File: design.v
module SYS_CTRL #( parameter ADDR_WIDTH = 4, DATA_WIDTH = 8) (
	input	wire							CLK,
	input	wire							RST,
	input	wire	[DATA_WIDTH-1:0]		UART_RX_DATA,   	 
	input	wire							UART_RX_Valid,		 
	input	wire							FIFO_FULL,
	output	reg		[DATA_WIDTH-1:0]		FIFO_WR_DATA,
	output	reg								FIFO_WR_INC,    
	input	wire	[DATA_WIDTH*2-1:0]		ALU_OUT,      
	input	wire							ALU_OUT_Valid, 
	output	reg								ALU_EN,  
	output	reg		[3:0]					ALU_FUN,     
	output	reg								CLKG_EN,    
	output	reg 							CLKDIV_EN,
	input	wire	[DATA_WIDTH-1:0]		Rd_Reg,       
	input	wire							Rd_Reg_Valid, 
	output	reg		[DATA_WIDTH-1:0]		Wr_Reg,   
	output	reg 	[ADDR_WIDTH-1:0]		Addr,  
	output	reg 							RdEn,  
	output	reg 							WrEn
	);
typedef enum bit [3:0] {
		IDLE        	= 4'b0000,
		RF_Wr_Addr 		= 4'b0001,
		RF_Wr_Data  	= 4'b0011,
		RF_Rd_Addr  	= 4'b0010,
		FIFO_WRITE_RF 	= 4'b0110,
		Operand_A   	= 4'b0111,
		Operand_B 		= 4'b0101,
		FUN_of_ALU  	= 4'b0100,
		ALU_Save_OUT    = 4'b1100,
		ALU_1st_Byte    = 4'b1101,
		ALU_2nd_Byte    = 4'b1111
} state;						
state 	current_state, next_state;
reg [ADDR_WIDTH-1:0] 	ADDR_REG; 
reg 					ADDR_REG_CHECK;   
reg [DATA_WIDTH*2-1:0]	ALU_OUT_REG;
reg 					ALU_OUT_REG_CHECK;   
always@(posedge CLK or negedge RST) 
 begin
	if (!RST) 
	 begin
	  current_state <= IDLE;		
	 end
	else 
	 begin
	  current_state <= next_state;
	 end
 end
always@(*)
 begin
 	next_state = IDLE;
 	WrEn        = 1'b0;
 	RdEn        = 1'b0;
 	CLKG_EN     = 1'b0;
 	CLKDIV_EN   = 1'b1;
 	ALU_EN      = 1'b0;
 	FIFO_WR_INC = 1'b0;
 	Addr          = 'b0;
 	Wr_Reg        = 'b0;
 	ALU_FUN       = 'b0;
 	FIFO_WR_DATA  = 'b0;
 	ALU_OUT_REG_CHECK = 1'b0;
 	ADDR_REG_CHECK    = 1'b0;
 	case (current_state)
 	 IDLE : begin
 	 		 if (UART_RX_Valid)
 	 		  begin
 	 		   case (UART_RX_DATA)
 	 		    'hAA : begin
 	 		  		    next_state = RF_Wr_Addr;
 	 		  		   end
 	 		    'hBB : begin
 	 		  		    next_state = RF_Rd_Addr; 
 	 		  		   end
 	 		    'hCC : begin
 	 		  		    next_state = Operand_A; 
 	 		  		   end
 	 		    'hDD : begin
 	 		  		    next_state = FUN_of_ALU; 
 	 		  		   end
 	 		  	default: begin
 	 		  			  next_state = IDLE;
 	 		  			 end
 	 		   endcase
 	 		  end
 	 		end
 	 RF_Wr_Addr : begin
 	 			   if (UART_RX_Valid)
 	 			    begin
 	 			     ADDR_REG_CHECK = 1'b1;
 	 			     next_state = RF_Wr_Data;
 	 			    end
 	 			   else
 	 			    begin
 	 			     ADDR_REG_CHECK = 1'b0;
 	 			     next_state = RF_Wr_Addr;
 	 			    end
 	 			  end
 	 RF_Wr_Data : begin
 	 			   if (UART_RX_Valid)
 	 			    begin
 	 			     WrEn = 1'b1;
 	 			     Addr = ADDR_REG;
 	 			     Wr_Reg = UART_RX_DATA;
 	 			     next_state = IDLE;	
 	 			    end
 	 			   else
 	 			    begin
 	 			     next_state = RF_Wr_Data;
 	 			    end
 	 			  end
 	 RF_Rd_Addr : begin
 	 			   if (UART_RX_Valid)
 	 			    begin
 	 			     RdEn = 1;
 	 			     Addr = UART_RX_DATA[ADDR_WIDTH-1:0];
 	 			     next_state = FIFO_WRITE_RF; 	 			     
 	 			    end
 	 			   else
 	 			    begin
 	 			     next_state = RF_Rd_Addr;
 	 			    end
 	 			  end
  	 FIFO_WRITE_RF : begin
 	 			   if (!FIFO_FULL)    
 	 			    begin
 	 			     FIFO_WR_DATA = Rd_Reg;
 	 			     FIFO_WR_INC = 1'b1;
 	 			     next_state = IDLE; 	 			     
 	 			    end
 	 			   else
 	 			    begin
 	 			     next_state = FIFO_WRITE_RF;
 	 			    end
 	 			  end
 	 Operand_A : begin
 	 			   if (UART_RX_Valid)
 	 			    begin
 	 			     WrEn = 1'b1;
 	 			     Addr = 'b0;
 	 			     Wr_Reg = UART_RX_DATA;
 	 			     next_state = Operand_B;	
 	 			    end
 	 			   else
 	 			    begin
 	 			     next_state = Operand_A;
 	 			    end
 	 			 end
 	 Operand_B : begin
 	 			   if (UART_RX_Valid)
 	 			    begin
 	 			     WrEn = 1'b1;
 	 			     Addr = 'b1;
 	 			     Wr_Reg = UART_RX_DATA;
 	 			     next_state = FUN_of_ALU;	
 	 			    end
 	 			   else
 	 			    begin
 	 			     next_state = Operand_B;
 	 			    end
 	 			 end
 	 FUN_of_ALU : begin
 	 			   CLKG_EN = 1'b1;
 	 			   if (UART_RX_Valid)
 	 			    begin
 	 			     ALU_EN = 1'b1;
 	 			     ALU_FUN = UART_RX_DATA[3:0];
 	 			     next_state = ALU_Save_OUT;
 	 			    end
 	 			   else
 	 			    begin
 	 			     next_state = FUN_of_ALU;
 	 			    end
 	 			 end
 	 ALU_Save_OUT : begin
	 	 			  CLKG_EN = 1'b1;
	 	 			  if (ALU_OUT_Valid)
	 	 			   begin
	 	 			    ALU_OUT_REG_CHECK = 1'b1;
	 	 			    next_state = ALU_1st_Byte;
	 	 			   end
	 	 			  else
	 	 			   begin
	 	 			   	ALU_OUT_REG_CHECK = 1'b0;
	 	 			    next_state = ALU_Save_OUT;
	 	 			   end
 	 			     end
 	 ALU_1st_Byte : begin
 	 				 CLKG_EN = 1'b1;
	 	 			 if (!FIFO_FULL)
	 	 			  begin
	 	 			   FIFO_WR_INC = 1'b1;
	 	 			   FIFO_WR_DATA = ALU_OUT_REG[DATA_WIDTH-1:0];
	 	 			   next_state = ALU_2nd_Byte;
	 	 			  end
	 	 			 else
	 	 			  begin
	 	 			   next_state = ALU_1st_Byte;
	 	 			  end
	 	 			end
 	 ALU_2nd_Byte : begin
 	 				 CLKG_EN = 1'b1;
	 	 			 if (!FIFO_FULL)
	 	 			  begin
	 	 			   FIFO_WR_INC = 1'b1;
	 	 			   FIFO_WR_DATA = ALU_OUT_REG[2*DATA_WIDTH-1:DATA_WIDTH];
	 	 			   next_state = IDLE;
	 	 			  end
	 	 			 else
	 	 			  begin
	 	 			   next_state = ALU_2nd_Byte;
	 	 			  end
	 	 			end
 	 default : begin
 	 			next_state = IDLE;
 	 		   end
 	endcase
 end
always@(posedge CLK or negedge RST)
 begin
 	if (!RST)
 	 begin
 	 	ADDR_REG <= 'b0;
 	 end
 	else if (ADDR_REG_CHECK)
 	 begin
 	 	ADDR_REG <= UART_RX_DATA[ADDR_WIDTH-1:0];
 	 end
 end
always@(posedge CLK or negedge RST)
 begin
 	if (!RST)
 	 begin
 	 	ALU_OUT_REG <= 'b0;
 	 end
 	else if (ALU_OUT_REG_CHECK)
 	 begin
 	 	ALU_OUT_REG <= ALU_OUT;
 	 end
 end
endmodule
module Register_File #( parameter ADDR_WIDTH = 4, DATA_WIDTH = 8, MEM_DEPTH = 16) (
	input	wire 	[DATA_WIDTH-1:0]		WrData,
	input	wire 	[ADDR_WIDTH-1:0]		Adresss,
	input 	wire 							WrEn,
	input	wire 							RdEn,
	input 	wire 							CLK,
	input 	wire 							RST,
	output 	reg 	[DATA_WIDTH-1:0]		RdData,
	output	reg 							RdData_Valid,
	output	wire 	[DATA_WIDTH-1:0]		REG0,
	output	wire 	[DATA_WIDTH-1:0]		REG1,
	output	wire 	[DATA_WIDTH-1:0]		REG2,
	output	wire 	[DATA_WIDTH-1:0]		REG3 
	);
reg [DATA_WIDTH-1:0] Memory [MEM_DEPTH-1:0];
integer i;
always@(posedge CLK or negedge RST)
 begin
 	if (!RST)
 	 begin
 	 	RdData <= 'b0;
 	 	RdData_Valid <= 1'b0;
 	 	for (i=0; i<MEM_DEPTH; i=i+1)
 	 	 begin
 	 	  if(i == 2)
 	 	  	Memory[i] <= 'b10000001;    
 	 	  else if (i == 3)
 	 	  	Memory[i] <= 'b00100000;      
 	 	  else
 	 	  	Memory[i] <= 'b0;
 	 	 end
 	 end
 	else
 	 begin
 	 	if (WrEn && !RdEn)
 	 	 begin
 	 	 	Memory[Adresss] <= WrData;
 	 	 end
 	 	else if (RdEn && !WrEn)
 	 	 begin
 	 	 	RdData <= Memory[Adresss];
 	 	 	RdData_Valid <= 1'b1;
 	 	 end
 	 	else
 	 	 begin
 	 	 	RdData_Valid <= 1'b0;
 	 	 end
 	 end
 end
assign REG0 = Memory[0];
assign REG1 = Memory[1];
assign REG2 = Memory[2];
assign REG3 = Memory[3];
 endmodule
module ALU_16B #( parameter OPER_WIDTH = 8, OUT_WIDTH = OPER_WIDTH*2) (
input		wire		[OPER_WIDTH-1:0]		A,
input		wire		[OPER_WIDTH-1:0]		B,
input		wire												EN,
input		wire		[3:0]								ALU_FUN,
input		wire												CLK,
input		wire												CLK_EN,    
input		wire												RST,
output	reg			[OUT_WIDTH-1:0]			ALU_OUT,
output	reg													OUT_VALID
	);
reg [OUT_WIDTH-1:0] ALU_OUT_Comb;
reg                 OUT_VALID_Comb;
always @(posedge CLK or negedge RST)
 begin
  if(!RST)
   begin
    ALU_OUT   <= 'b0;
    OUT_VALID <= 1'b0;	
   end
  else if (CLK_EN)
   begin  
    ALU_OUT   <= ALU_OUT_Comb;
    OUT_VALID <= OUT_VALID_Comb;
   end	
 end 
always@(*)
 begin
   OUT_VALID_Comb = 1'b0;
   ALU_OUT_Comb   = 'b0;
   if(EN)
    begin
     OUT_VALID_Comb = 1'b1;
		 case (ALU_FUN)
		 4'b0000 : begin
		 						ALU_OUT_Comb = A + B; 							 
		           end 
		4'b0001 : begin
		 						ALU_OUT_Comb = A - B;       				 
			      	end
		 4'b0010 : begin
								ALU_OUT_Comb = A * B;       				 
	   			  	 end
		 4'b0011 : begin
		 						ALU_OUT_Comb = (B == 8'b0) ? 16'b0 : A / B;       				 
		 	 	   		 end
		 4'b0100 : begin
								ALU_OUT_Comb = A & B;      				   
				   		 end
		 4'b0101 : begin
								ALU_OUT_Comb = A | B;       				 
			  	  	 end
		 4'b0110 : begin
								ALU_OUT_Comb = ~ (A & B);      			 
				   		 end
		 4'b0111 : begin
								ALU_OUT_Comb = ~ (A | B);      			 
			 	   		 end
		 4'b1000 : begin
								ALU_OUT_Comb = A ^ B;       				 
				   		 end
		 4'b1001 : begin
								ALU_OUT_Comb = ~(A ^ B);      			 
				   		 end
		 4'b1010 : begin
								if (A == B)             						 
								 begin
								  ALU_OUT_Comb = 'd1;
								 end
								else 
								 begin
								  ALU_OUT_Comb = 'd0;
								 end
				   		 end
		 4'b1011 : begin
								if (A > B)              						 
								 begin
								  ALU_OUT_Comb = 'd2;
								 end
								else
								 begin
								  ALU_OUT_Comb = 'd0;
								 end
				   		 end
		 4'b1100 : begin
						    if (A < B)              						 
							   begin
							    ALU_OUT_Comb = 'd3;
							   end
							  else
							   begin
							    ALU_OUT_Comb = 'd0;
							   end
				   	   end
		 4'b1101 : begin
						    ALU_OUT_Comb = A >> 1;      				 
						   end
		 4'b1110 : begin
								ALU_OUT_Comb = A << 1;     			 		 
						   end
		 default : begin
								ALU_OUT_Comb = 'b0;
							 end
		 endcase
		end
   else 
    begin
   	 OUT_VALID_Comb = 1'b0;
    end
 end
endmodule
module sys_ref_core #(parameter DATA_WIDTH = 8, ADDR_WIDTH = 4)
(
 input   wire                      CLK,
 input   wire                      RST,             
 input   wire  [DATA_WIDTH-1:0]    UART_RX_DATA,
 input   wire                      UART_RX_Valid,
 input   wire                      FIFO_FULL,
 output  wire  [DATA_WIDTH-1:0]    FIFO_WR_DATA,
 output  wire                      FIFO_WR_INC,
 output  wire  [DATA_WIDTH-1:0]    UART_Config,
 output  wire  [DATA_WIDTH-1:0]    Div_Ratio,
 output  wire                      CLKDIV_EN
);
wire                      WrEn;
wire                      RdEn;
wire  [ADDR_WIDTH-1:0]    Addr;
wire  [DATA_WIDTH-1:0]    Wr_Reg;
wire  [DATA_WIDTH-1:0]    Rd_Reg;
wire                      Rd_Reg_Valid;
wire  [DATA_WIDTH-1:0]    Operand_A;
wire  [DATA_WIDTH-1:0]    Operand_B;
wire  [3:0]               ALU_FUN;
wire                      ALU_EN;
wire                      CLKG_EN;
wire  [DATA_WIDTH*2-1:0]  ALU_OUT;
wire                      ALU_OUT_Valid;
SYS_CTRL U0_SYS_CTRL (
	.CLK(CLK),
	.RST(RST),
	.UART_RX_DATA(UART_RX_DATA),
	.UART_RX_Valid(UART_RX_Valid),
	.FIFO_FULL(FIFO_FULL),
	.FIFO_WR_DATA(FIFO_WR_DATA),
	.FIFO_WR_INC(FIFO_WR_INC),
	.ALU_OUT(ALU_OUT),
	.ALU_OUT_Valid(ALU_OUT_Valid),
	.ALU_EN(ALU_EN),
	.ALU_FUN(ALU_FUN),
	.CLKG_EN(CLKG_EN),
	.CLKDIV_EN(CLKDIV_EN),
	.Rd_Reg(Rd_Reg),
	.Rd_Reg_Valid(Rd_Reg_Valid),
	.Wr_Reg(Wr_Reg),
	.Addr(Addr),
	.RdEn(RdEn),
	.WrEn(WrEn)
	);
Register_File U0_Register_File (
	.WrData(Wr_Reg),
	.Adresss(Addr),
	.WrEn(WrEn),
	.RdEn(RdEn),
	.CLK(CLK),
	.RST(RST),
	.RdData(Rd_Reg),
	.RdData_Valid(Rd_Reg_Valid),
	.REG0(Operand_A),
	.REG1(Operand_B),
	.REG2(UART_Config),
	.REG3(Div_Ratio)
	);
ALU_16B U0_ALU_16B (
	.A(Operand_A),
	.B(Operand_B),
	.EN(ALU_EN),
	.ALU_FUN(ALU_FUN),
	.CLK(CLK),
	.CLK_EN(CLKG_EN),
	.RST(RST),
	.ALU_OUT(ALU_OUT),
	.OUT_VALID(ALU_OUT_Valid)
	);
endmodule
File: run.sh
#!/bin/bash
# the make line also repeats each setting of config.mk as NAME=value (left out here)
make -C /OpenROAD-flow-scripts/flow DESIGN_CONFIG=/design/flow/config.mk WORK_HOME=/design/flow/orfs CLKGATE_MAP_FILE= finish
File: constraint.sdc
create_clock -name core_clock -period 16.9 [get_ports {CLK}]
set_input_delay 3.3800 -clock core_clock [delete_from_list [all_inputs] [get_ports {CLK}]]
set_output_delay 3.3800 -clock core_clock [all_outputs]
set_load 0.01 [all_outputs]
File: config.mk
export PLATFORM = sky130hd
export DESIGN_NAME = sys_ref_core
export DESIGN_NICKNAME = sys_ref_core
export VERILOG_FILES = /design/flow/design.v
export SDC_FILE = /design/flow/constraint.sdc
export NUM_CORES = 4
export LEC_CHECK = 0
export ABC_AREA = 1
export CAP_MARGIN = 20
export CELL_PAD_IN_SITES_GLOBAL_PLACEMENT = 0
export CORE_MARGIN = 2
export CORE_UTILIZATION = 72
export CTS_CLUSTER_DIAMETER = 180
export CTS_CLUSTER_SIZE = 63
export HOLD_SLACK_MARGIN = 0.29
export MAX_ROUTING_LAYER = met5
export MIN_ROUTING_LAYER = met1
export PLACE_DENSITY_LB_ADDON = 0.17
export SETUP_SLACK_MARGIN = 5.0
export SLEW_MARGIN = 20
==> ci_impl_report.md, run 1 <==
### Metrics collected by this job

| Metric | Value |
|---|---|
| Status | `did not finish` |
| Stopping stage | `clock tree synthesis (4_1_cts)` |
| Run Error | `[ERROR DPL-0038] Utilization greater than 100%, impossible to legalize` |
| Synth Flop Type | `dfrtp_1` |
| Chip Area | `24640 um^2` |
| Floorplan utilization | `0.7396` |
| Post-synth regs | `between 150 and 200` |
| Most frequent cell after synthesis | `nand2_1` |
| DP Worst Slack | `-6.985 ns` |
| Post-Syn Instances | `2341` |
| Avg Cell Area, Syn | `7.196 um^2` |
| Yosys warning count | `4` |
| Unique masters post-synth | `70` |
| Site Rows | `55` |
| Asr flop ratio synth | `1.000` |
| GPL Wtd Cong | `1.006` |
| Die Y | `157.0 um` |
| Yosys stat area | `about 17000 um^2` |
| CORE AREA | `22780 um^2` |
| Port Buffers | `36` |
| Top cell type's share of synthesized area | `0.2674` |
| Io pins | `38` |
| Yosys adder share | `0.1655` |
| EDFF count, synth | `0` |
| Top non-seq family | `simple AND/OR/NAND/NOR gates` |
| Simple Share, Synth | `0.2658` |
| Yosys cell count | `2341` |
| Cell Area, Placed | `about 20000 um^2` |
| Top post-synthesis cells by count | `637 x nand2_1, 316 x inv_1, 251 x o21ai_0, 180 x dfrtp_1, 162 x ha_1` |
| Area of the mapped netlist | `16850 um^2` |
| Yosys top cell by area | `dfrtp_1` |
| MUX share of area | `0.004011` |
| Register area share after synthesis | `0.2736` |
| Dpl hpwl | `45060 um` |
| Yosys xor share | `0.03171` |
| AO/OA Area Share | `0.1667` |
| Die W | `approximately 160 um` |
| Top cells, area | `dfrtp_1 27%, nand2_1 14%, ha_1 12%` |
through the flow:
stage	utilization	power [uW]	setup TNS (ns)	std cells	hold slack (ns)
after detailed placement	0.8896	151500	-18.78	2970	0.4738
after global placement	0.8896	147600	-11.79	2970	0.4634
after floorplan	-	90760	-15.75	2348	0.4450
==> run 2: changes to the inputs <==
ABC_AREA = default   (was 1)
CELL_PAD_IN_SITES_GLOBAL_PLACEMENT = default   (was 0)
CORE_UTILIZATION = 30   (was 72)
CTS_CLUSTER_DIAMETER = 354   (was 180)
CTS_CLUSTER_SIZE = 91   (was 63)
GPL_ROUTABILITY_DRIVEN = 0   (was default)
HOLD_SLACK_MARGIN = default   (was 0.29)
MAX_ROUTING_LAYER = default   (was met5)
MIN_ROUTING_LAYER = default   (was met1)
PLACE_DENSITY = 0.6   (was default)
PLACE_DENSITY_LB_ADDON = default   (was 0.17)
SETUP_SLACK_MARGIN = default   (was 5.0)
TNS_END_PERCENT = 30   (was default)
clock period = 30.0 ns   (was 16.9 ns; I/O delays follow)
==> ci_impl_report.md, run 2 <==
## Synthesis and layout report

| Metric | Value |
|---|---|
| CP Launch Point | `U0_Register_File.Memory[1][5]` |
| Yosys cell count | `between 1.5k and 2k` |
| Clock tree sinks | `184` |
| Start point of the worst min-delay path | `U0_ALU_16B.ALU_OUT[2]` |
| Yosys xor share | `0.03255` |
| Number of global-route vias before repair | `14.91k` |
| AO/OA Area Share | `0.2155` |
| EDFF count, synth | `0` |
| Chip Area | `just under 60000 um^2` |
| Tool Warnings | `47` |
| DRT antenna net count | `0` |
| Crit-path max cell delay | `0.64 ns` |
| Clk network pwr share | `0.133` |
| P_seq | `roughly 300 uW` |
| Clock root cell | `clkbuf_16` |
| Worst setup endpoint | `U0_ALU_16B.ALU_OUT[0]` |
| Unique masters post-synth | `109` |
| Delay-heaviest family, CP | `AND-OR/OR-AND gates` |
| Startpoint types | `flip-flop` |
| CTS tree | `built` |
| CP max FO | `12` |
| Setup violations, final | `0` |
| Yosys top cell by area | `dfrtp_1` |
| DRC Markers | `0` |
| # diodes | `0` |
| Setup ws final | `2.013 ns` |
| CORE AREA | `~56000 um^2` |
| CP bufs+invs | `5` |
| Static Leakage | `0.008830 uW` |
| Die W | `241.7 um` |
| Reg2Reg Setup Slack | `2.01 ns` |
| Remaining Overflow, GRT | `0` |
| Crit end category | `flip-flop` |
| Worst r2r path cells | `about 120` |
| WL final | `52680 um` |
| Setup TNS | `0 ns` |
| Power Internal | `857.6 uW` |
| Initial antenna violation count | `0` |
| Vias | `roughly 15k` |
| Endpoints failing hold | `0` |
| Crit path depth | `123` |
| Port Buffers | `36` |
| Placed insts | `2609` |
| Fmax | `~36 MHz` |
| Floorplan utilization | `0.3018` |
| Site Rows | `87` |
| Area of the mapped netlist | `16950 um^2` |
| Logic gate share of total power | `0.683` |
| Drt pass-1 iters | `7` |
| Io pins | `38` |
| Largest net degree at the start of global routing | `122` |
| Die Y | `241.7 um` |
| Comb. pwr | `1120 uW` |
| P_clk | `218 uW` |
| Worst slew margin | `0.2607` |
| Yosys stat area | `around 17000 um^2` |
| Asr flop ratio synth | `1.000` |
| Worst-path clk slew | `~0.070 ns` |
| Fin crit share | `0.9329` |
| H-tree level count | `4` |
| Top cell type's share of synthesized area | `0.2657` |
| RR Startpoint | `U0_Register_File.Memory[1][5]` |
| Simple Share, Synth | `0.1555` |
| Clock skew | `0.01539 ns` |
| Worst Hold Path Cells | `2` |
| Crit path time final | `27.99 ns` |
| Most frequent cell after synthesis | `dfrtp_1` |
| Synth-to-Final Area Change | `11.79%` |
| Initial detailed-routing violation count | `1432` |
| Worst hold path class | `flip-flop to flip-flop` |
| Power per cell area | `86.60 nW/um^2` |
| Post-synth regs | `184` |
| MUX share of area | `0.1125` |
| DP Worst Slack | `0.3663 ns` |
| Top non-seq family | `AND-OR/OR-AND gates` |
| Switching power | `between 700 and 800 uW` |
| Final Power | `about 1600 uW` |
| Post-layout util | `0.3373` |
| Dpl hpwl | `roughly 38000 um` |
| Sequential share of power | `0.184` |
| Maxcap violations | `0` |
| Hold Crit Endpoint | `U0_ALU_16B.ALU_OUT[2]` |
| Slowest cell on the critical path | `dfrtp_1` |
| Fraction of power spent switching nets | `0.4774` |
| Synth Flop Type | `dfrtp_1` |
| Reg area | `4613 um^2` |
| Yosys adder share | `0.1651` |
| Wire length per cell | `19.83 um` |
| Final #Nets | `roughly 2.1k` |
| GRT Total Usage | `0.1752` |
| First-pass GRT wire length | `82740 um` |
| Top pwr grp | `combinational cells` |
| Combinational Area | `11720 um^2` |
| Status | `no timing/DRC/antenna violations` |
| Worst VDD drop | `128.1 uV` |
| Top cells, area | `dfrtp_1 27%, ha_1 12%, mux2_2 9.8%` |
| Clock Tree Buf Depth | `2` |
| Non-Filler Instances | `2656` |
| Post-Syn Instances | `1853` |
| Vias per inst | `5.679` |
| Worst-Skew Late Latency | `0.45 ns` |
| Yosys warning count | `4` |
| Top post-synthesis cells by count | `180 x dfrtp_1, 169 x nand2_1, 162 x ha_1, 151 x nor2_1, 148 x mux2_2` |
| Avg Cell Area, Syn | `9.147 um^2` |
| Clock buffer count from CTS | `17` |
| Reg2reg end | `U0_ALU_16B.ALU_OUT[0]` |
| Max-slew violation count | `0` |
| Crit-path most repeated cell | `o21a_1` |
| Fill cells | `5802` |
| Worst EP arrival | `~28 ns` |
| Crit Path Category | `flip-flop to flip-flop` |
| Req. time, crit path | `30.32 ns` |
| Register area share after synthesis | `0.2719` |
| Slew @ Worst Pin | `about 1.1 ns` |
## run 2: area by class of cell
cell class                 instances  area share
clock buffer                      22     0.02397
inverter                         108     0.02205
sequential                       184      0.2435
clock inverter                    10    0.005085
multi-input combinational       1494      0.6186
timing repair buffer              82     0.03691
tap                              756     0.04992
## run 2: metrics by stage
step	hold slack [ns]	cell area, um^2
floorplan	0.4460	16980
global placement	0.4711	18180
detailed placement	0.4721	18180
CTS	0.4912	18730
global route	0.5137	18950
finish	0.4857	18950
## run 2: timing repair
item,4_1_cts,5_1_grt
hold buffers,0,0
setup endpoints to repair,0,2
setup buffers,0,14
gates resized,0,24
## run 2: routing by layer
layer	vias up	wire length (um)	track usage
li1	6914	-	-
met1	7585	23420	0.2263
met2	453	24670	0.2909
met3	131	2641	0.02863
met4	0	1942	0.07153
met5	-	0	0
==> run 3: changes to the inputs <==
CORE_UTILIZATION = 61   (was 30)
CTS_CLUSTER_DIAMETER = 363   (was 354)
CTS_CLUSTER_SIZE = 42   (was 91)
GPL_ROUTABILITY_DRIVEN = default   (was 0)
TNS_END_PERCENT = default   (was 30)
clock period = 15.5 ns   (was 30.0 ns; I/O delays follow)
==> ci_impl_report.md, run 3 <==
## Synthesis and layout report

| Metric | Value |
|---|---|
| Status | `complete, but fails checks` |
| SO Faults | `negative setup slack` |
| Top post-synthesis cells by count | `180 x dfrtp_1, 169 x nand2_1, 162 x ha_1, 151 x nor2_1, 148 x mux2_2` |
| Initial detailed-routing violation count | `1751` |
| Worst EP arrival | `roughly 25 ns` |
| Yosys adder share | `0.1651` |
| Max-slew violation count | `0` |
| Logic gate share of total power | `0.693` |
| DRT antenna net count | `0` |
| Vias per inst | `6.497` |
| Drt pass-1 iters | `6` |
| Yosys warning count | `4` |
| EDFF count, synth | `0` |
| GRT Total Usage | `0.4069` |
| Yosys cell count | `1853` |
| Unique masters post-synth | `around 110` |
| Setup ws final | `-9.035 ns` |
| H-tree level count | `4` |
| Clock root cell | `clkbuf_16` |
| Sequential share of power | `0.173` |
| Synth-to-Final Area Change | `33.39%` |
| Non-Filler Instances | `2717` |
| Number of global-route vias before repair | `17.70k` |
| Crit-path most repeated cell | `buf_4` |
| Register area share after synthesis | `0.2719` |
| DP Worst Slack | `-8.307 ns` |
| CTS tree | `built` |
| Simple Share, Synth | `0.1555` |
| Post-Syn Instances | `1853` |
| Clk network pwr share | `0.133` |
| Vias | `17.65k` |
| Remaining Overflow, GRT | `0` |
| Dpl hpwl | `40250 um` |
| Power per cell area | `147.2 nW/um^2` |
| Initial antenna violation count | `2` |
| GPL Wtd Cong | `0.9518` |
| P_clk | `443 uW` |
| Switching power | `1549 uW` |
| RR Startpoint | `U0_Register_File.Memory[1][0]` |
| Asr flop ratio synth | `1.000` |
| MUX share of area | `0.1125` |
| Maxcap violations | `0` |
| P_seq | `577 uW` |
| Die W | `170.7 um` |
| CP Launch Point | `U0_Register_File.Memory[1][0]` |
| Crit path time final | `24.54 ns` |
| Worst VDD drop | `~260 uV` |
| Setup TNS | `-25.36 ns` |
| Crit Path Category | `flip-flop to flip-flop` |
| Clock skew | `between 0.01 and 0.015 ns` |
| Placed insts | `2543` |
| Top cell type's share of synthesized area | `0.2657` |
| Slowest cell on the critical path | `or4_4` |
| Setup violations, final | `5` |
| Yosys stat area | `16950 um^2` |
| Largest net degree at the start of global routing | `between 100 and 150` |
| Hold Buf Count CTS | `0` |
| Site Rows | `61` |
| WHS | `~0.50 ns` |
| Wire length per cell | `22.26 um` |
| Top non-seq family | `AND-OR/OR-AND gates` |
| Hold Crit Endpoint | `U0_ALU_16B.ALU_OUT[2]` |
| Crit end category | `flip-flop` |
| Final #Nets | `2538` |
| CORE AREA | `around 28000 um^2` |
| Fmax | `~40 MHz` |
| Worst setup endpoint | `U0_ALU_16B.ALU_OUT[0]` |
| Chip Area | `29140 um^2` |
| Cell Area, Placed | `20420 um^2` |
| Slew @ Worst Pin | `1.083 ns` |
| Startpoint types | `flip-flop` |
| Synth Flop Type | `dfrtp_1` |
| Worst-path clk slew | `approximately 0.080 ns` |
| Finished Cell Area | `22610 um^2` |
| RSZ-0062 raised after global routing | `true` |
| First-pass GRT wire length | `around 92000 um` |
| Clock Tree Buf Depth | `2` |
| AO/OA Area Share | `0.2155` |
| Worst hold path class | `flip-flop to flip-flop` |
| Yosys top cell by area | `dfrtp_1` |
| Worst-Skew Late Latency | `0.45 ns` |
| DRC Markers | `0` |
| Io pins | `38` |
| CP max FO | `8` |
| Worst slew margin | `0.2754` |
| Area of the mapped netlist | `between 15000 and 20000 um^2` |
| Die Y | `170.7 um` |
| Power Internal | `1780 uW` |
| Floorplan utilization | `0.6152` |
| Worst Hold Path Cells | `2` |
| WL final | `slightly above 60000 um` |
| Avg Cell Area, Syn | `9.147 um^2` |
| Most frequent cell after synthesis | `dfrtp_1` |
| Crit path depth | `between 100 and 150` |
| Reg2reg end | `U0_ALU_16B.ALU_OUT[0]` |
| Crit-path max cell delay | `about 0.43 ns` |
| Yosys xor share | `0.03255` |
| Clock tree sinks | `184` |
| Port Buffers | `36` |
| CP bufs+invs | `38` |
| Delay-heaviest family, CP | `AND-OR/OR-AND gates` |
| # diodes | `0` |
| Clock buffer count from CTS | `17` |
| Post-synth regs | `184` |
| Worst r2r path cells | `139` |
| Fill cells | `1643` |
| Comb. pwr | `2310 uW` |
| Fin crit share | `1.583` |
| Endpoints failing hold | `0` |
| Top pwr grp | `combinational cells` |
| Start point of the worst min-delay path | `U0_ALU_16B.ALU_OUT[2]` |
| Tool Warnings | `52` |
| Fraction of power spent switching nets | `0.4653` |
| Static Leakage | `0.01108 uW` |
| Req. time, crit path | `15.82 ns` |
| Reg2Reg Setup Slack | `-9.04 ns` |
| Top cells, area | `dfrtp_1 27%, ha_1 12%, mux2_2 9.8%` |
[run 3: area by class of cell]
type,count,area (um^2),share of cell area
clock buffer,19,442.9,0.01959
inverter,108,432.9,0.01915
timing repair buffer,522,4056,0.1794
clock inverter,13,156.4,0.006918
tap,378,473.0,0.02092
sequential,184,4612,0.2040
multi-input combinational,1493,12440,0.5500
[run 3: metal layers]
metal	vias to the layer above	wire length [um]	global-route usage	part of all wire
li1	7794	-	-	-
met1	8521	22660	0.4742	0.37
met2	996	29160	0.6985	0.48
met3	337	4624	0.06708	0.076
met4	4	4008	0.2568	0.066
met5	-	25	0	0.00041
[run 3: per-stage QoR]
step / total power [uW] / utilization
3_5_place_dp: 2720 / 0.7412
4_1_cts: 3226 / 0.8063
6_report: 3329 / 0.8206
5_1_grt: 3580 / 0.8206
3_3_place_gp: 2639 / 0.7408
2_1_floorplan: 2180 / -
[run 3: timing repair]
| item | CTS | global route |
|---|---|---|
| endpoints found under the hold margin | 0 | 0 |
| pin swaps | 57 | 67 |
| resized | 64 | 39 |
| setup endpoints to repair | 5 | 5 |
| buffers inserted | 113 | 30 |
==> run 4: changes to the inputs <==
CORE_UTILIZATION = 72   (was 61)
CTS_CLUSTER_DIAMETER = 364   (was 363)
CTS_CLUSTER_SIZE = 15   (was 42)
PLACE_DENSITY = 0.84   (was 0.6)
SETUP_SLACK_MARGIN = 1.8   (was default)
TNS_END_PERCENT = 5   (was default)
clock period = 13.3 ns   (was 15.5 ns; I/O delays follow)
==> ci_impl_report.md, run 4 <==
### Metrics collected by this job

| Metric | Value |
|---|---|
| Status | `did not finish` |
| Stopping stage | `global routing (5_1_grt)` |
| Run Error | `[ERROR GRT-0116] Global routing finished with congestion. Check the congestion regions in the DRC Viewer.` |
| Yosys stat area | `16950 um^2` |
| Clock root cell | `clkbuf_16` |
| Site Rows | `roughly 56` |
| Yosys adder share | `0.1651` |
| Post-Syn Instances | `1853` |
| CORE AREA | `23260 um^2` |
| Yosys warning count | `4` |
| Placed insts | `2477` |
| Clock Tree Buf Depth | `2` |
| Top cells, area | `dfrtp_1 27%, ha_1 12%, mux2_2 9.8%` |
| H-tree level count | `4` |
| Simple Share, Synth | `0.1555` |
| Top non-seq family | `AND-OR/OR-AND gates` |
| Area of the mapped netlist | `16950 um^2` |
| Port Buffers | `36` |
| Yosys xor share | `0.03255` |
| MUX share of area | `0.1125` |
| Register area share after synthesis | `0.2719` |
| Floorplan utilization | `0.7286` |
| Top post-synthesis cells by count | `180 x dfrtp_1, 169 x nand2_1, 162 x ha_1, 151 x nor2_1, 148 x mux2_2` |
| Io pins | `38` |
| Remaining Overflow, GRT | `3` |
| Synth Flop Type | `dfrtp_1` |
| GPL Wtd Cong | `roughly 1` |
| Cell Area, Placed | `around 20000 um^2` |
| EDFF count, synth | `0` |
| Post-synth regs | `around 180` |
| Hold Buf Count CTS | `0` |
| Clock buffer count from CTS | `17` |
| Top cell type's share of synthesized area | `0.2657` |
| Die Y | `approximately 160 um` |
| Asr flop ratio synth | `1.000` |
| Most frequent cell after synthesis | `dfrtp_1` |
| Yosys top cell by area | `dfrtp_1` |
| AO/OA Area Share | `0.2155` |
| Clock tree sinks | `184` |
| Dpl hpwl | `42740 um` |
| GRT Total Usage | `0.7071` |
| Die W | `approximately 160 um` |
| Yosys cell count | `about 1.9k` |
| Avg Cell Area, Syn | `9.147 um^2` |
| Unique masters post-synth | `109` |
| Chip Area | `between 20000 and 25000 um^2` |
[run 4: timing repair]
action | CTS
gates resized | 43
pin swaps | 35
endpoints found under the setup margin | 7
setup buffers | 96
cloned | 0
[run 4: routing by layer]
layer,overflow,global-route usage
met1,0,0.7313
met2,2,0.9066
met3,0,0.5050
met4,1,0.6584
met5,0,0.1946
[run 4: metrics by stage]
stage	util	setup WS, ns	hold WS, ns
CTS	0.9345	-10.34	0.5057
detailed placement	0.8693	-10.76	0.4876
global placement	0.8691	-9.721	0.4678
floorplan	-	-11.19	0.4460
==> run 5: changes to the inputs <==
ABC_AREA = 0   (was default)
CAP_MARGIN = 5   (was 20)
CELL_PAD_IN_SITES_GLOBAL_PLACEMENT = 0   (was default)
CORE_MARGIN = 4   (was 2)
CORE_UTILIZATION = 50   (was 72)
CTS_CLUSTER_DIAMETER = default   (was 364)
CTS_CLUSTER_SIZE = 63   (was 15)
HOLD_SLACK_MARGIN = 0.29   (was default)
MAX_ROUTING_LAYER = met5   (was default)
MIN_ROUTING_LAYER = met2   (was default)
PLACE_DENSITY = 0.35   (was 0.84)
SETUP_SLACK_MARGIN = -1.91   (was 1.8)
TNS_END_PERCENT = 90   (was 5)
clock period = 41.4 ns   (was 13.3 ns; I/O delays follow)
==> ci_impl_report.md, run 5 <==
## Synthesis and layout report

| Metric | Value |
|---|---|
| Crit end category | `flip-flop` |
| Hold Buf Count CTS | `0` |
| Initial antenna violation count | `0` |
| Site Rows | `67` |
| Yosys warning count | `4` |
| Top cell type's share of synthesized area | `0.2657` |
| Worst EP arrival | `30.68 ns` |
| RSZ-0062 raised after global routing | `false` |
| Setup violations, final | `0` |
| Top non-seq family | `AND-OR/OR-AND gates` |
| Die Y | `between 150 and 200 um` |
| Die W | `between 150 and 200 um` |
| Crit path depth | `around 120` |
| Crit path time final | `just over 30 ns` |
| Remaining Overflow, GRT | `0` |
| Dpl hpwl | `between 40000 and 50000 um` |
| Endpoints failing hold | `0` |
| Vias | `~21k` |
| GRT Total Usage | `0.4558` |
| Worst r2r path cells | `approximately 120` |
| Delay-heaviest family, CP | `AND-OR/OR-AND gates` |
| P_seq | `roughly 220 uW` |
| Fin crit share | `0.7333` |
| Logic gate share of total power | `0.681` |
| Drt pass-1 iters | `between 50 and 60` |
| First-pass GRT wire length | `roughly 87000 um` |
| Wire length per cell | `about 24 um` |
| Clock tree sinks | `184` |
| Port Buffers | `36` |
| Static Leakage | `0.008809 uW` |
| Power per cell area | `66.41 nW/um^2` |
| Comb. pwr | `836 uW` |
| DRC Markers | `2` |
| Yosys adder share | `0.1651` |
| Yosys cell count | `1853` |
| GPL Wtd Cong | `1.015` |
| Final Power | `1227 uW` |
| Clock buffer count from CTS | `17` |
| Switching power | `588.3 uW` |
| Slowest cell on the critical path | `o31ai_2` |
| Worst setup endpoint | `U0_ALU_16B.ALU_OUT[0]` |
| Top pwr grp | `combinational cells` |
| Worst-path clk slew | `0.08 ns` |
| Power Internal | `639.2 uW` |
| Status | `complete, but fails checks` |
| Setup bufs post-CTS | `0` |
| Post-synth regs | `184` |
| Maxcap violations | `0` |
| Final #Nets | `2091` |
| Area of the mapped netlist | `16950 um^2` |
| Sequential share of power | `0.176` |
| Initial detailed-routing violation count | `between 4k and 5k` |
| Hold Crit Endpoint | `U0_ALU_16B.ALU_OUT[5]` |
| CP max FO | `14` |
| P_clk | `176 uW` |
| Yosys top cell by area | `dfrtp_1` |
| Top cells, area | `dfrtp_1 27%, ha_1 12%, mux2_2 9.8%` |
| Crit-path max cell delay | `0.79 ns` |
| Worst VDD drop | `110.2 uV` |
| Req. time, crit path | `41.73 ns` |
| Floorplan utilization | `0.5068` |
| Yosys stat area | `roughly 17000 um^2` |
| Clock Tree Buf Depth | `2` |
| H-tree level count | `4` |
| Slew @ Worst Pin | `1.232 ns` |
| WL final | `56780 um` |
| Avg Cell Area, Syn | `between 9 and 10 um^2` |
| EDFF count, synth | `0` |
| Io pins | `38` |
| MUX share of area | `0.1125` |
| AO/OA Area Share | `0.2155` |
| Chip Area | `36910 um^2` |
| Unique masters post-synth | `109` |
| Worst-Skew Late Latency | `~0.45 ns` |
| CP Launch Point | `U0_Register_File.Memory[1][0]` |
| CTS tree | `built` |
| Worst Hold Path Cells | `2` |
| Top post-synthesis cells by count | `180 x dfrtp_1, 169 x nand2_1, 162 x ha_1, 151 x nor2_1, 148 x mux2_2` |
| Post-Syn Instances | `1853` |
| CP bufs+invs | `5` |
| DRT antenna net count | `0` |
| RR Startpoint | `U0_Register_File.Memory[1][0]` |
| Synth Flop Type | `dfrtp_1` |
| Asr flop ratio synth | `1.000` |
| Clock skew | `0.01844 ns` |
| Start point of the worst min-delay path | `U0_ALU_16B.ALU_OUT[5]` |
| Post-cts sizing count | `0` |
| Register area share after synthesis | `0.2719` |
| Startpoint types | `flip-flop` |
| Worst hold path class | `flip-flop to flip-flop` |
| Vias per inst | `8.798` |
| Synth-to-Final Area Change | `9.042%` |
| Number of global-route vias before repair | `22.19k` |
| Clk network pwr share | `0.143` |
| Reg2reg end | `U0_ALU_16B.ALU_OUT[0]` |
| CORE AREA | `33450 um^2` |
| Max-slew violation count | `0` |
| Fraction of power spent switching nets | `0.4792` |
| Fmax | `32.94 MHz` |
| Worst slew margin | `0.1739` |
| Crit-path most repeated cell | `o21a_1` |
| SO Faults | `design-rule violations` |
| Tool Warnings | `~47` |
| Crit Path Category | `flip-flop to flip-flop` |
| Most frequent cell after synthesis | `dfrtp_1` |
| Simple Share, Synth | `0.1555` |
| Reg2Reg Setup Slack | `11.04 ns` |
| Clock root cell | `clkbuf_16` |
| Largest net degree at the start of global routing | `70` |
| Setup TNS | `0 ns` |
| Yosys xor share | `0.03255` |
run 5: layout make-up:
class | count | area, um^2
Fill cell | 3095 | 14970
Multi-Input combinational cell | 1493 | 11630
Clock inverter | 10 | 142.6
Timing Repair Buffer | 75 | 646.9
Clock buffer | 21 | 470.5
Tap cell | 448 | 560.5
Antenna cell | 2 | 5.005
Sequential cell | 184 | 4609
Inverter | 108 | 417.9
run 5: layer usage:
layer	wire length, um	up-vias	track usage
met5	278	-	0.1621
met4	8095	12	0.1454
li1	-	6820	-
met2	27030	5804	0.5542
met3	21380	813	0.5683
met1	0	7146	-
run 5: per-stage QoR:
step	instances	hold slack, ns	instance area (um^2)	worst slack, ns	utilization
finish	2341	0.4901	18480	11.04	0.5526
global route	2339	0.5248	18480	8.654	0.5524
CTS	2339	0.4940	18470	11.94	0.5522
detailed placement	2308	0.4749	17860	12.08	0.5338
global placement	2308	0.4724	17850	12.70	0.5335
floorplan	1860	0.4460	16980	14.90	-
==> run 6: changes to the inputs <==
ABC_AREA = 1   (was 0)
CAP_MARGIN = 20   (was 5)
CELL_PAD_IN_SITES_GLOBAL_PLACEMENT = default   (was 0)
CORE_MARGIN = 2   (was 4)
CORE_UTILIZATION = 68   (was 50)
CTS_CLUSTER_SIZE = default   (was 63)
HOLD_SLACK_MARGIN = default   (was 0.29)
MAX_ROUTING_LAYER = default   (was met5)
MIN_ROUTING_LAYER = default   (was met2)
PLACE_DENSITY = 0.6   (was 0.35)
SETUP_SLACK_MARGIN = default   (was -1.91)
TNS_END_PERCENT = default   (was 90)
clock period = 20.4 ns   (was 41.4 ns; I/O delays follow)
==> ci_impl_report.md, run 6 <==
### Metrics collected by this job

| Metric | Value |
|---|---|
| Top non-seq family | `simple AND/OR/NAND/NOR gates` |
| Die W | `161.4 um` |
| GPL Wtd Cong | `roughly 0.98` |
| Area of the mapped netlist | `~17000 um^2` |
| Top cell type's share of synthesized area | `0.2674` |
| Stopping stage | `global routing (5_1_grt)` |
| Post-synth regs | `about 180` |
| Yosys top cell by area | `dfrtp_1` |
| Unique masters post-synth | `70` |
| Status | `did not finish` |
| Yosys warning count | `4` |
| Asr flop ratio synth | `1.000` |
| Floorplan utilization | `0.6927` |
| H-tree level count | `4` |
| Cell Area, Placed | `20240 um^2` |
| Clock root cell | `clkbuf_16` |
| Run Error | `[ERROR GRT-0116] Global routing finished with congestion. Check the congestion regions in the DRC Viewer.` |
| Hold Buf Count CTS | `0` |
| MUX share of area | `0.004011` |
| Avg Cell Area, Syn | `between 7 and 8 um^2` |
| Register area share after synthesis | `0.2736` |
| Remaining Overflow, GRT | `10` |
| Post-Syn Instances | `2341` |
| Yosys stat area | `16850 um^2` |
| Most frequent cell after synthesis | `nand2_1` |
| Yosys xor share | `0.03171` |
| AO/OA Area Share | `0.1667` |
| Clock Tree Buf Depth | `2` |
| Port Buffers | `36` |
| Dpl hpwl | `~40000 um` |
| EDFF count, synth | `0` |
| Site Rows | `57` |
| Yosys adder share | `0.1655` |
| Die Y | `161.4 um` |
| Simple Share, Synth | `0.2658` |
| Clock buffer count from CTS | `17` |
| GRT Total Usage | `0.7605` |
| Synth Flop Type | `dfrtp_1` |
| Io pins | `38` |
| Top cells, area | `dfrtp_1 27%, nand2_1 14%, ha_1 12%` |
| Top post-synthesis cells by count | `637 x nand2_1, 316 x inv_1, 251 x o21ai_0, 180 x dfrtp_1, 162 x ha_1` |
| Clock tree sinks | `184` |
| CORE AREA | `24320 um^2` |
| Yosys cell count | `2341` |
| Chip Area | `roughly 26000 um^2` |
run 6: what timing repair did:
item	4_1_cts
endpoints found under the setup margin	3
cloned	2
gates resized	117
pin swaps	126
buffers inserted	171
run 6: routing by layer:
layer / global-route usage / GRT overflow
met1: 0.7626 / 0
met2: 0.9340 / 3
met5: 0.2879 / 0
met3: 0.6017 / 0
met4: 0.7455 / 7
run 6: stage by stage:
stage / worst slack [ns] / total power (uW) / hold WS (ns) / cells
4_1_cts: -1.709 / 164900 / 0.4926 / 3182
3_5_place_dp: -2.984 / 141500 / 0.4737 / 2977
3_3_place_gp: -1.583 / 140600 / 0.4642 / 2977
2_1_floorplan: -2.784 / 87340 / 0.4450 / 2348
==> run 7: changes to the inputs <==
ABC_AREA = default   (was 1)
CAP_MARGIN = 35   (was 20)
CORE_UTILIZATION = 57   (was 68)
CTS_CLUSTER_SIZE = 37   (was default)
MAX_ROUTING_LAYER = met4   (was default)
PLACE_DENSITY = default   (was 0.6)
PLACE_DENSITY_LB_ADDON = 0.18   (was default)
TNS_END_PERCENT = 70   (was default)
clock period = 20.6 ns   (was 20.4 ns; I/O delays follow)
==> ci_impl_report.md, run 7 <==
## Synthesis and layout report

| Metric | Value |
|---|---|
| Top pwr grp | `combinational cells` |
| Floorplan utilization | `0.5750` |
| Fraction of power spent switching nets | `0.4650` |
| Yosys xor share | `0.03255` |
| Chip Area | `31130 um^2` |
| Hold Buf Count CTS | `0` |
| Clock skew | `0.01713 ns` |
| Met2 Routed Length | `a little under 30000 um` |
| Power Internal | `1316 uW` |
| Largest net degree at the start of global routing | `85` |
| Static Leakage | `~0.011 uW` |
| WL met1 | `about 23000 um` |
| Maxcap violations | `0` |
| Die Y | `176.4 um` |
| Final #Nets | `2513` |
| Avg Cell Area, Syn | `between 9 and 10 um^2` |
| P_seq | `between 400 and 500 uW` |
| CP Launch Point | `U0_Register_File.Memory[1][0]` |
| Clock buffer count from CTS | `17` |
| Comb. pwr | `around 1700 uW` |
| Setup ws final | `-3.549 ns` |
| Combinational Area | `12570 um^2` |
| Crit path time final | `roughly 24 ns` |
| GRT Total Usage | `0.3920` |
| Top cell type's share of synthesized area | `0.2657` |
| Top non-seq family | `AND-OR/OR-AND gates` |
| Top post-synthesis cells by count | `180 x dfrtp_1, 169 x nand2_1, 162 x ha_1, 151 x nor2_1, 148 x mux2_2` |
| Switching power | `1144 uW` |
| DR WL met3 | `a little over 4000 um` |
| Req. time, crit path | `20.93 ns` |
| MUX share of area | `0.1125` |
| Yosys adder share | `0.1651` |
| Clock tree sinks | `184` |
| Yosys warning count | `4` |
| CP max FO | `6` |
| CTS tree | `built` |
| Slew @ Worst Pin | `0.9587 ns` |
| Vias per inst | `approximately 6.3` |
| P_clk | `around 340 uW` |
| Vias | `between 15k and 20k` |
| Crit-path most repeated cell | `o21a_1` |
| Worst r2r path cells | `around 130` |
| Initial detailed-routing violation count | `1433` |
| Yosys stat area | `approximately 17000 um^2` |
| Area of the mapped netlist | `approximately 17000 um^2` |
| Endpoints failing hold | `0` |
| Synth Flop Type | `dfrtp_1` |
| Port Buffers | `36` |
| Cell Area, Placed | `20360 um^2` |
| Crit-path max cell delay | `0.50 ns` |
| # diodes | `0` |
| Die W | `176.4 um` |
| Worst hold path class | `flip-flop to flip-flop` |
| GPL Wtd Cong | `0.9586` |
| Wire length per cell | `22.24 um` |
| CP bufs+invs | `6` |
| Clock root cell | `clkbuf_16` |
| Crit path depth | `126` |
| Site Rows | `63` |
| Asr flop ratio synth | `1.000` |
| Reg area | `around 4600 um^2` |
| Remaining Overflow, GRT | `0` |
| Hold Crit Endpoint | `U0_ALU_16B.ALU_OUT[7]` |
| Worst setup endpoint | `U0_ALU_16B.ALU_OUT[0]` |
| H-tree level count | `4` |
| Most frequent cell after synthesis | `dfrtp_1` |
| Worst slew margin | `0.3589` |
| Number of global-route vias before repair | `17.26k` |
| First-pass GRT wire length | `around 92000 um` |
| Worst-path clk slew | `0.08 ns` |
| Worst EP arrival | `approximately 24 ns` |
| Worst VDD drop | `254.5 uV` |
| DRT antenna net count | `0` |
| Post-Syn Instances | `between 1.5k and 2k` |
| Fill cells | `1974` |
| Unique masters post-synth | `roughly 110` |
| Setup violations, final | `2` |
| RR Startpoint | `U0_Register_File.Memory[1][0]` |
| Sequential share of power | `0.176` |
| Power per cell area | `108.9 nW/um^2` |
| Crit Path Category | `flip-flop to flip-flop` |
| Initial antenna violation count | `0` |
| Yosys top cell by area | `dfrtp_1` |
| Startpoint types | `flip-flop` |
| Worst Hold Path Cells | `2` |
| Synth-to-Final Area Change | `33.26%` |
| Fin crit share | `1.172` |
| Clock Tree Buf Depth | `2` |
| Logic gate share of total power | `0.686` |
| Drt pass-1 iters | `8` |
| DR top layer | `met4` |
| Clk network pwr share | `0.138` |
| EDFF count, synth | `0` |
| Worst-Skew Late Latency | `0.45 ns` |
| Io pins | `38` |
| AO/OA Area Share | `0.2155` |
| Post-synth regs | `184` |
| Finished Cell Area | `22590 um^2` |
| Status | `complete, but fails checks` |
| Tool Warnings | `48` |
| Simple Share, Synth | `0.1555` |
| Start point of the worst min-delay path | `U0_ALU_16B.ALU_OUT[7]` |
| SO Faults | `negative setup slack` |
| Delay-heaviest family, CP | `AND-OR/OR-AND gates` |
| Dpl hpwl | `slightly above 40000 um` |
| Yosys cell count | `1853` |
| CORE AREA | `29480 um^2` |
| Slowest cell on the critical path | `or4b_4` |
| WL final | `60130 um` |
| Reg2Reg Setup Slack | `-3.55 ns` |
| Register area share after synthesis | `0.2719` |
| Fmax | `41.41 MHz` |
| DRC Markers | `0` |
| Final Power | `around 2500 uW` |
| RSZ-0062 raised after global routing | `true` |
| Top cells, area | `dfrtp_1 27%, ha_1 12%, mux2_2 9.8%` |
| Reg2reg end | `U0_ALU_16B.ALU_OUT[0]` |
| Crit end category | `flip-flop` |
| Max-slew violation count | `0` |
## run 7: timing repair
| item | in CTS | in global routing |
|---|---|---|
| setup buffers | 84 | 46 |
| resized | 50 | 71 |
| pin swaps | 59 | 95 |
| gates cloned | 0 | 0 |
| hold endpoints to repair | 0 | 0 |
| setup endpoints to repair | 2 | 3 |
## run 7: stage by stage
step / std cells / hold WS (ns) / util / setup slack, ns / TNS [ns]
final: 2704 / 0.4904 / 0.7662 / -3.549 / -5.461
after detailed placement: 2546 / 0.4747 / 0.6905 / -3.169 / -4.759
after floorplan: 1860 / 0.4460 / - / -3.607 / -5.688
after global routing: 2704 / 0.5145 / 0.7662 / -4.605 / -7.989
after CTS: 2662 / 0.4942 / 0.7430 / -2.538 / -3.494
after global placement: 2542 / 0.4641 / 0.6888 / -2.325 / -3.182
## run 7: routing by layer
metal,GRT usage,up-vias
met4,0.2152,0
met3,0.05534,284
met2,0.6565,803
met1,0.4554,8288
li1,-,7743
met5,-,-
## run 7: final cells by class
class | count | share of cell area
Multi-Input combinational cell | 1493 | 0.5565
Sequential cell | 184 | 0.2042
Timing Repair Buffer | 497 | 0.1708
Tap cell | 390 | 0.02160
Inverter | 108 | 0.01917
Clock buffer | 17 | 0.01883
Clock inverter | 15 | 0.008974
==> run 8: changes to the inputs <==
CAP_MARGIN = 20   (was 35)
CORE_UTILIZATION = 40   (was 57)
CTS_CLUSTER_SIZE = default   (was 37)
MAX_ROUTING_LAYER = default   (was met4)
PLACE_DENSITY = 0.6   (was default)
PLACE_DENSITY_LB_ADDON = default   (was 0.18)
TNS_END_PERCENT = default   (was 70)
clock period = 48.0 ns   (was 20.6 ns; I/O delays follow)
==> ci_impl_report.md, run 8 <==
## Synthesis and layout report

| Metric | Value |
|---|---|
| First-pass GRT wire length | `81960 um` |
| Crit path depth | `123` |
| Number of global-route vias before repair | `14.63k` |
| Unique masters post-synth | `109` |
| Avg Cell Area, Syn | `between 9 and 10 um^2` |
| Remaining Overflow, GRT | `0` |
| Endpoints failing hold | `0` |
| Fraction of power spent switching nets | `0.4806` |
| Worst EP arrival | `30.45 ns` |
| Chip Area | `44040 um^2` |
| Met1 usage in global routing | `0.3037` |
| Worst-Skew Late Latency | `about 0.44 ns` |
| Logic gate share of total power | `0.675` |
| P_clk | `152 uW` |
| Site Rows | `75` |
| Fin crit share | `0.6276` |
| Clk network pwr share | `0.145` |
| Register area share after synthesis | `0.2719` |
| Reg2reg end | `U0_ALU_16B.ALU_OUT[0]` |
| Hold Crit Endpoint | `U0_ALU_16B.ALU_OUT[5]` |
| CP bufs+invs | `4` |
| Floorplan utilization | `0.4050` |
| Io pins | `38` |
| Clock skew | `around 0.017 ns` |
| Reg2Reg Setup Slack | `17.87 ns` |
| Vias per inst | `about 6` |
| Die Y | `209.9 um` |
| Clock tree sinks | `184` |
| Yosys top cell by area | `dfrtp_1` |
| Setup violations, final | `0` |
| Setup TNS | `0 ns` |
| Yosys stat area | `16950 um^2` |
| Synth-to-Final Area Change | `9.574%` |
| DRT antenna net count | `0` |
| Largest net degree at the start of global routing | `approximately 120` |
| Cell Area, Placed | `17940 um^2` |
| RSZ-0062 raised after global routing | `false` |
| CP Launch Point | `U0_Register_File.Memory[1][0]` |
| Worst slew margin | `0.2914` |
| Initial detailed-routing violation count | `1151` |
| # diodes | `0` |
| AO/OA Area Share | `0.2155` |
| Hold Buf Count CTS | `0` |
| Crit-path most repeated cell | `o21a_1` |
| Dpl hpwl | `38080 um` |
| Yosys warning count | `4` |
| Clock buffer count from CTS | `17` |
| Crit path time final | `~30 ns` |
| Post-cts sizing count | `0` |
| Top cell type's share of synthesized area | `0.2657` |
| Placed insts | `2395` |
| Post-layout util | `0.4438` |
| Worst r2r path cells | `123` |
| Met3 track demand over resource | `0.02424` |
| Yosys xor share | `0.03255` |
| Simple Share, Synth | `0.1555` |
| Post-synth regs | `~180` |
| CP max FO | `14` |
| Power Internal | `543.1 uW` |
| Worst Hold Path Cells | `2` |
| Startpoint types | `flip-flop` |
| RR Startpoint | `U0_Register_File.Memory[1][0]` |
| Initial antenna violation count | `0` |
| Most frequent cell after synthesis | `dfrtp_1` |
| Yosys cell count | `1853` |
| GRT Total Usage | `0.2360` |
| Tool Warnings | `47` |
| Worst setup endpoint | `U0_ALU_16B.ALU_OUT[0]` |
| Yosys adder share | `0.1651` |
| Setup bufs post-CTS | `0` |
| Top non-seq family | `AND-OR/OR-AND gates` |
| Max-slew violation count | `0` |
| Busiest layer in global routing | `met2` |
| Top cells, area | `dfrtp_1 27%, ha_1 12%, mux2_2 9.8%` |
| MUX share of area | `0.1125` |
| Start point of the worst min-delay path | `U0_ALU_16B.ALU_OUT[5]` |
| P_seq | `about 190 uW` |
| Vias | `14.72k` |
| Clock Tree Buf Depth | `2` |
| Combinational Area | `11620 um^2` |
| CTS tree | `built` |
| Finished Cell Area | `18570 um^2` |
| Delay-heaviest family, CP | `AND-OR/OR-AND gates` |
| Switching power | `502.6 uW` |
| Crit end category | `flip-flop` |
| GPL Wtd Cong | `0.9185` |
| Crit Path Category | `flip-flop to flip-flop` |
| Slowest cell on the critical path | `nor3_1` |
| Final #Nets | `2087` |
| Slew @ Worst Pin | `1.059 ns` |
| Req. time, crit path | `48.32 ns` |
| Met2 usage | `0.4073` |
| CORE AREA | `approximately 42000 um^2` |
| Static Leakage | `0.008798 uW` |
| Die W | `209.9 um` |
| DP Worst Slack | `about 18 ns` |
| Top pwr grp | `combinational cells` |
| Crit-path max cell delay | `between 0.8 and 0.9 ns` |
| Setup ws final | `17.87 ns` |
| Maxcap violations | `0` |
| Area of the mapped netlist | `roughly 17000 um^2` |
| Synth Flop Type | `dfrtp_1` |
| Reg area | `4609 um^2` |
| Worst hold path class | `flip-flop to flip-flop` |
| Clock root cell | `clkbuf_16` |
| Port Buffers | `36` |
| EDFF count, synth | `0` |
| Status | `no timing/DRC/antenna violations` |
| Post-Syn Instances | `1853` |
| Wire length per cell | `21.16 um` |
| Worst VDD drop | `75.56 uV` |
| WL final | `between 50000 and 60000 um` |
| H-tree level count | `4` |
| Worst-path clk slew | `0.08 ns` |
| Drt pass-1 iters | `8` |
| Asr flop ratio synth | `1.000` |
| Fill cells | `4087` |
| DRC Markers | `0` |
| Fmax | `about 33 MHz` |
| Top post-synthesis cells by count | `180 x dfrtp_1, 169 x nand2_1, 162 x ha_1, 151 x nor2_1, 148 x mux2_2` |
| Sequential share of power | `0.180` |
| Comb. pwr | `around 710 uW` |
| Power per cell area | `56.30 nW/um^2` |
| Non-Filler Instances | `2427` |
==> run 8: through the flow <==
step           total power (uW)  hold WS [ns]
3_5_place_dp              884.8        0.4794
5_1_grt                    1137        0.5187
2_1_floorplan             699.8        0.4460
4_1_cts                    1041        0.4960
3_3_place_gp              883.4        0.4701
6_report                   1046        0.4927
==> run 8: final cells by class <==
class                   instances  share of cell area
inverters                     108             0.02250
multi-input cells            1493              0.6257
flip-flops and latches        184              0.2482
clock inverters                14             0.01098
clock buffers                  18             0.02311
repair buffers                 71             0.03321
well taps                     539             0.03631
==> run 8: layer usage <==
layer / vias up / share of wire
met5: - / 0
met2: 430 / 0.48
met4: 0 / 0.037
met1: 7287 / 0.43
li1: 6898 / -
met3: 100 / 0.048
==> run 9: changes to the inputs <==
CORE_UTILIZATION = 63   (was 40)
CTS_CLUSTER_DIAMETER = 331   (was default)
CTS_CLUSTER_SIZE = 15   (was default)
clock period = 30.0 ns   (was 48.0 ns; I/O delays follow)
==> ci_impl_report.md, run 9 <==
## Synthesis and layout report

| Metric | Value |
|---|---|
| Post-Syn Instances | `~1.9k` |
| Vias per inst | `between 6 and 7` |
| Yosys xor share | `0.03255` |
| Reg2Reg Setup Slack | `approximately 2.2 ns` |
| Wire length per cell | `23.18 um` |
| DRC Markers | `0` |
| Maxcap violations | `0` |
| Clock skew | `between 0.015 and 0.02 ns` |
| CP Launch Point | `U0_Register_File.Memory[1][0]` |
| Power Internal | `854.3 uW` |
| Slew @ Worst Pin | `about 1.1 ns` |
| RR Startpoint | `U0_Register_File.Memory[1][0]` |
| Register area share after synthesis | `0.2719` |
| Fraction of power spent switching nets | `0.4783` |
| Yosys adder share | `0.1651` |
| H-tree level count | `4` |
| Slowest cell on the critical path | `dfrtp_2` |
| Chip Area | `28230 um^2` |
| Drt pass-1 iters | `6` |
| Sequential share of power | `0.184` |
| Fmax | `~36 MHz` |
| Synth-to-Final Area Change | `8.983%` |
| Clock buffer count from CTS | `17` |
| Crit-path max cell delay | `~0.53 ns` |
| Dpl hpwl | `37640 um` |
| Floorplan utilization | `0.6360` |
| Post-synth regs | `184` |
| Crit end category | `flip-flop` |
| Unique masters post-synth | `109` |
| GRT Total Usage | `0.3681` |
| CTS tree | `built` |
| Crit path depth | `125` |
| MUX share of area | `0.1125` |
| Yosys cell count | `roughly 1.9k` |
| P_seq | `301 uW` |
| Static Leakage | `0.008851 uW` |
| AO/OA Area Share | `0.2155` |
| Hold Crit Endpoint | `U0_ALU_16B.ALU_OUT[6]` |
| EDFF count, synth | `0` |
| Fill cells | `about 2.2k` |
| Worst VDD drop | `160.5 uV` |
| Crit-path most repeated cell | `o21a_1` |
| Initial detailed-routing violation count | `1218` |
| Clock Tree Buf Depth | `2` |
| Startpoint types | `flip-flop` |
| Top pwr grp | `combinational cells` |
| Area of the mapped netlist | `roughly 17000 um^2` |
| Asr flop ratio synth | `1.000` |
| Top cell type's share of synthesized area | `0.2657` |
| Setup violations, final | `0` |
| Initial antenna violation count | `2` |
| DRT antenna net count | `0` |
| Final #Nets | `2095` |
| Io pins | `38` |
| Tool Warnings | `50` |
| Worst EP arrival | `approximately 28 ns` |
| Largest net degree at the start of global routing | `118` |
| P_clk | `237 uW` |
| Worst slew margin | `0.2808` |
| Yosys stat area | `roughly 17000 um^2` |
| Clock root cell | `clkbuf_16` |
| Combinational Area | `11700 um^2` |
| Yosys top cell by area | `dfrtp_1` |
| Worst-Skew Late Latency | `0.46 ns` |
| Number of global-route vias before repair | `~15k` |
| Worst r2r path cells | `125` |
| Status | `no timing/DRC/antenna violations` |
| Avg Cell Area, Syn | `9.147 um^2` |
| CP bufs+invs | `7` |
| Switching power | `around 780 uW` |
| Port Buffers | `36` |
| GPL Wtd Cong | `0.9996` |
| Top non-seq family | `AND-OR/OR-AND gates` |
| Placed insts | `2191` |
| Worst Hold Path Cells | `2` |
| Vias | `15.09k` |
| Simple Share, Synth | `0.1555` |
| Final Power | `1638 uW` |
| Synth Flop Type | `dfrtp_1` |
| Power per cell area | `88.65 nW/um^2` |
| Delay-heaviest family, CP | `AND-OR/OR-AND gates` |
| Die Y | `about 170 um` |
| Fin crit share | `0.9261` |
| Worst-path clk slew | `0.09 ns` |
| Endpoints failing hold | `0` |
| Crit path time final | `27.78 ns` |
| Die W | `168.0 um` |
| Logic gate share of total power | `0.671` |
| Max-slew violation count | `0` |
| Req. time, crit path | `a little over 30 ns` |
| Start point of the worst min-delay path | `U0_ALU_16B.ALU_OUT[6]` |
| CORE AREA | `26650 um^2` |
| Clk network pwr share | `0.145` |
| Reg area | `~4600 um^2` |
| Yosys warning count | `4` |
| Post-layout util | `0.6931` |
| Remaining Overflow, GRT | `0` |
| First-pass GRT wire length | `81410 um` |
| Top post-synthesis cells by count | `180 x dfrtp_1, 169 x nand2_1, 162 x ha_1, 151 x nor2_1, 148 x mux2_2` |
| WL final | `~52000 um` |
| Top cells, area | `dfrtp_1 27%, ha_1 12%, mux2_2 9.8%` |
| Site Rows | `60` |
| Worst setup endpoint | `U0_ALU_16B.ALU_OUT[0]` |
| Reg2reg end | `U0_ALU_16B.ALU_OUT[0]` |
| Crit Path Category | `flip-flop to flip-flop` |
| Worst hold path class | `flip-flop to flip-flop` |
| Non-Filler Instances | `between 2k and 2.5k` |
| Setup TNS | `0 ns` |
| Clock tree sinks | `approximately 180` |
| Most frequent cell after synthesis | `dfrtp_1` |
| Comb. pwr | `approximately 1100 uW` |
| CP max FO | `12` |
## run 9: layout make-up
class                      count  share of cell area
timing repair buffer          79             0.03664
clock inverter                15             0.01158
clock buffer                  17             0.02303
multi-input combinational   1493              0.6333
antenna                        1           0.0001355
tap                          341             0.02310
inverter                     108             0.02262
sequential                   184              0.2496
## run 9: what timing repair did
action | in CTS | in global routing
buffers inserted | 0 | 14
resized | 0 | 20
setup endpoints to repair | 0 | 2
hold buffers | 0 | 0
## run 9: per-stage QoR
step	worst slack, ns	hold WS [ns]	area [um^2]
3_3_place_gp	1.504	0.4641	17630
3_5_place_dp	0.4047	0.4721	17640
6_report	2.218	0.4933	18470
5_1_grt	-0.01459	0.5133	18470
4_1_cts	0.2772	0.4914	18280
2_1_floorplan	3.501	0.4460	16980
## run 9: metal layers
metal | wire length, um | track usage
met4 | 2729 | 0.1777
met5 | 5 | 0
met3 | 3840 | 0.06535
met2 | 24920 | 0.6321
met1 | 20390 | 0.4496
Power figures rest on the tool's default switching activity, not on a simulated workload.
